==> inputs of 02-18 <==
==> flow/design.v <==
`timescale 1ns / 1ps
module gain_core #(
    parameter integer DWIDTH = 16,  
    parameter integer GWIDTH = 16,  
    parameter integer FBITS  = 12   
)(
    input  wire                     clk,
    input  wire                     rst_n,      
    input  wire                     ce,         
    input  wire                     en,         
    input  wire signed [DWIDTH-1:0] data_i,     
    input  wire signed [GWIDTH-1:0] data_gain,  
    output reg  signed [DWIDTH-1:0] data_o      
);
    wire signed [DWIDTH+GWIDTH-1:0] mult_raw;
    wire signed [DWIDTH+GWIDTH-1:0] mult_rounded;
    wire signed [DWIDTH+GWIDTH-1-FBITS:0] mult_scaled;
    localparam signed [DWIDTH-1:0] MAX_VAL = {1'b0, {(DWIDTH-1){1'b1}}};  
    localparam signed [DWIDTH-1:0] MIN_VAL = {1'b1, {(DWIDTH-1){1'b0}}};  
    assign mult_raw = data_i * data_gain;
    assign mult_rounded = mult_raw + (1 << (FBITS-1));
    assign mult_scaled = mult_rounded >>> FBITS;
    always @(posedge clk) begin
        if (!rst_n) begin
            data_o <= 0;
        end else if (ce) begin
            if (!en) begin
                data_o <= data_i;
            end else begin
                if (mult_scaled > MAX_VAL) begin
                    data_o <= MAX_VAL;
                end else if (mult_scaled < MIN_VAL) begin
                    data_o <= MIN_VAL;
                end else begin
                    data_o <= mult_scaled[DWIDTH-1:0];
                end
            end
        end
    end
endmodule
`timescale 1ns / 1ps
module axis_gain_wrapper #(
    parameter integer C_S_AXI_DATA_WIDTH = 32,
    parameter integer C_S_AXI_ADDR_WIDTH = 4,
    parameter integer AUDIO_WIDTH        = 16,
    parameter integer GAIN_FBITS         = 12
)(
    input  wire aclk,
    input  wire aresetn,
    input  wire [31:0] s_axis_tdata,
    input  wire        s_axis_tlast,
    input  wire        s_axis_tvalid,
    output wire        s_axis_tready,
    output wire [31:0] m_axis_tdata,
    output wire        m_axis_tlast,
    output wire        m_axis_tvalid,
    input  wire        m_axis_tready,
    input  wire [C_S_AXI_ADDR_WIDTH-1:0] s_axi_awaddr,
    input  wire                          s_axi_awvalid,
    output reg                           s_axi_awready,
    input  wire [C_S_AXI_DATA_WIDTH-1:0] s_axi_wdata,
    input  wire [3:0]                    s_axi_wstrb,
    input  wire                          s_axi_wvalid,
    output reg                           s_axi_wready,
    output reg  [1:0]                    s_axi_bresp,
    output reg                           s_axi_bvalid,
    input  wire                          s_axi_bready,
    input  wire [C_S_AXI_ADDR_WIDTH-1:0] s_axi_araddr,
    input  wire                          s_axi_arvalid,
    output reg                           s_axi_arready,
    output reg  [C_S_AXI_DATA_WIDTH-1:0] s_axi_rdata,
    output reg  [1:0]                    s_axi_rresp,
    output reg                           s_axi_rvalid,
    input  wire                          s_axi_rready
);
    reg [31:0] reg_control;
    reg [31:0] reg_gain_l;
    reg [31:0] reg_gain_r;
    wire [1:0] addr_w = s_axi_awaddr[3:2];
    wire [1:0] addr_r = s_axi_araddr[3:2];
    always @(posedge aclk) begin
        if (!aresetn) begin
            s_axi_awready <= 1'b0;
            s_axi_wready  <= 1'b0;
            s_axi_bvalid  <= 1'b0;
            s_axi_bresp   <= 2'b00;
            reg_control <= 32'b0;
            reg_gain_l  <= 32'h0000_1000;  
            reg_gain_r  <= 32'h0000_1000;
        end else begin
            if (!s_axi_awready && s_axi_awvalid && s_axi_wvalid) begin
                s_axi_awready <= 1'b1;
                s_axi_wready  <= 1'b1;
                case (addr_w)
                    2'h0: reg_control <= s_axi_wdata;
                    2'h1: reg_gain_l  <= s_axi_wdata;
                    2'h2: reg_gain_r  <= s_axi_wdata;
                    default: ;
                endcase
            end else begin
                s_axi_awready <= 1'b0;
                s_axi_wready  <= 1'b0;
            end
            if (s_axi_awready && !s_axi_bvalid) begin
                s_axi_bvalid <= 1'b1;
                s_axi_bresp  <= 2'b00;
            end else if (s_axi_bready) begin
                s_axi_bvalid <= 1'b0;
            end
        end
    end
    always @(posedge aclk) begin
        if (!aresetn) begin
            s_axi_arready <= 1'b0;
            s_axi_rvalid  <= 1'b0;
            s_axi_rdata   <= 32'b0;
            s_axi_rresp   <= 2'b00;
        end else begin
            if (!s_axi_arready && s_axi_arvalid) begin
                s_axi_arready <= 1'b1;
                s_axi_rvalid  <= 1'b1;
                case (addr_r)
                    2'h0: s_axi_rdata <= reg_control;
                    2'h1: s_axi_rdata <= reg_gain_l;
                    2'h2: s_axi_rdata <= reg_gain_r;
                    default: s_axi_rdata <= 32'b0;
                endcase
            end else begin
                s_axi_arready <= 1'b0;
                if (s_axi_rvalid && s_axi_rready)
                    s_axi_rvalid <= 1'b0;
            end
        end
    end
    reg valid_d;
    reg last_d;
    wire stream_ready = m_axis_tready || !valid_d;
    assign s_axis_tready = stream_ready;
    assign m_axis_tvalid = valid_d;
    assign m_axis_tlast  = last_d;
    wire core_ce     = stream_ready;
    wire gain_enable = reg_control[0];
    gain_core #(
        .DWIDTH(AUDIO_WIDTH),
        .GWIDTH(16),
        .FBITS (GAIN_FBITS)
    ) u_gain_l (
        .clk       (aclk),
        .rst_n     (aresetn),
        .ce        (core_ce),
        .en        (gain_enable),
        .data_i    (s_axis_tdata[15:0]),
        .data_gain (reg_gain_l[15:0]),
        .data_o    (m_axis_tdata[15:0])
    );
    gain_core #(
        .DWIDTH(AUDIO_WIDTH),
        .GWIDTH(16),
        .FBITS (GAIN_FBITS)
    ) u_gain_r (
        .clk       (aclk),
        .rst_n     (aresetn),
        .ce        (core_ce),
        .en        (gain_enable),
        .data_i    (s_axis_tdata[31:16]),
        .data_gain (reg_gain_r[15:0]),
        .data_o    (m_axis_tdata[31:16])
    );
    always @(posedge aclk) begin
        if (!aresetn) begin
            valid_d <= 1'b0;
            last_d  <= 1'b0;
        end else if (stream_ready) begin
            valid_d <= s_axis_tvalid;
            last_d  <= s_axis_tlast;
        end
    end
endmodule
==> flow/run.sh <==
#!/bin/bash
# the make line also repeats each setting of config.mk as NAME=value (left out here)
make -C /OpenROAD-flow-scripts/flow DESIGN_CONFIG=/design/flow/config.mk WORK_HOME=/design/flow/orfs CLKGATE_MAP_FILE= finish
==> flow/config.mk <==
export PLATFORM = sky130hd
export DESIGN_NAME = axis_gain_wrapper
export DESIGN_NICKNAME = axis_gain_wrapper
export VERILOG_FILES = /design/flow/design.v
export SDC_FILE = /design/flow/constraint.sdc
export NUM_CORES = 4
export LEC_CHECK = 0
export CAP_MARGIN = 20
export CORE_MARGIN = 2
export CORE_UTILIZATION = 71
export CTS_CLUSTER_DIAMETER = 36
export CTS_CLUSTER_SIZE = 51
export SETUP_SLACK_MARGIN = 1.96
export SLEW_MARGIN = 20
==> flow/constraint.sdc <==
create_clock -name core_clock -period 6.77 [get_ports {aclk}]
set_input_delay 1.3540 -clock core_clock [delete_from_list [all_inputs] [get_ports {aclk}]]
set_output_delay 1.3540 -clock core_clock [all_outputs]
set_load 0.01 [all_outputs]
==> 08-20 (differences from 02-18) <==
Settings changed: CORE_UTILIZATION 71 to 40, CTS_CLUSTER_DIAMETER 36 to 358, CTS_CLUSTER_SIZE 51 to 78, PLACE_DENSITY set to 0.37, SETUP_SLACK_MARGIN 1.96 to unset.
==> flow/constraint.sdc (replaced) <==
create_clock -name core_clock -period 8.0 [get_ports {aclk}]
set_input_delay 1.6000 -clock core_clock [delete_from_list [all_inputs] [get_ports {aclk}]]
set_output_delay 1.6000 -clock core_clock [all_outputs]
set_load 0.01 [all_outputs]
==> 03-02 (differences from 02-18) <==
Settings changed: ABC_AREA set to 1, CORE_UTILIZATION 71 to 64, CTS_CLUSTER_DIAMETER 36 to 291, CTS_CLUSTER_SIZE 51 to 98, PLACE_DENSITY set to 0.35, SETUP_SLACK_MARGIN 1.96 to unset, TNS_END_PERCENT set to 10.
==> flow/constraint.sdc (replaced) <==
create_clock -name core_clock -period 4.53 [get_ports {aclk}]
set_input_delay 0.9060 -clock core_clock [delete_from_list [all_inputs] [get_ports {aclk}]]
set_output_delay 0.9060 -clock core_clock [all_outputs]
set_load 0.01 [all_outputs]
==> notes <==
Non-clock buffer count, highest first: 03-02, 02-18, 08-20.
Between 02-18 and 03-02, the lower clock-buffer cell count is in 03-02 (gap 1).
Between 02-18 and 08-20, the lower clock power is in 08-20 (gap about 10%, measured against 08-20).
Clock skew: 02-18 is lower than 08-20 (0.018 ns).
Sequential power: 03-02 > 02-18 > 08-20.
Against 08-20, the hold slack of 03-02 is higher by 0.0087 ns.
Cell area: 03-02 > 02-18 > 08-20.
03-02 finished but failed the layout checks on negative setup slack. 08-20 finished clean. 02-18 finished but fails on negative setup slack.
Critical path depth: 03-02 > 08-20 > 02-18.
Global-route usage: 02-18 is higher than 03-02 (7.5 points).
Register-to-register slack: 08-20 > 02-18 > 03-02.
Between 02-18 and 03-02, the lower sequential share of layout area is in 03-02 (gap 0.61 points).
Power is estimated from default activity; no workload was simulated.
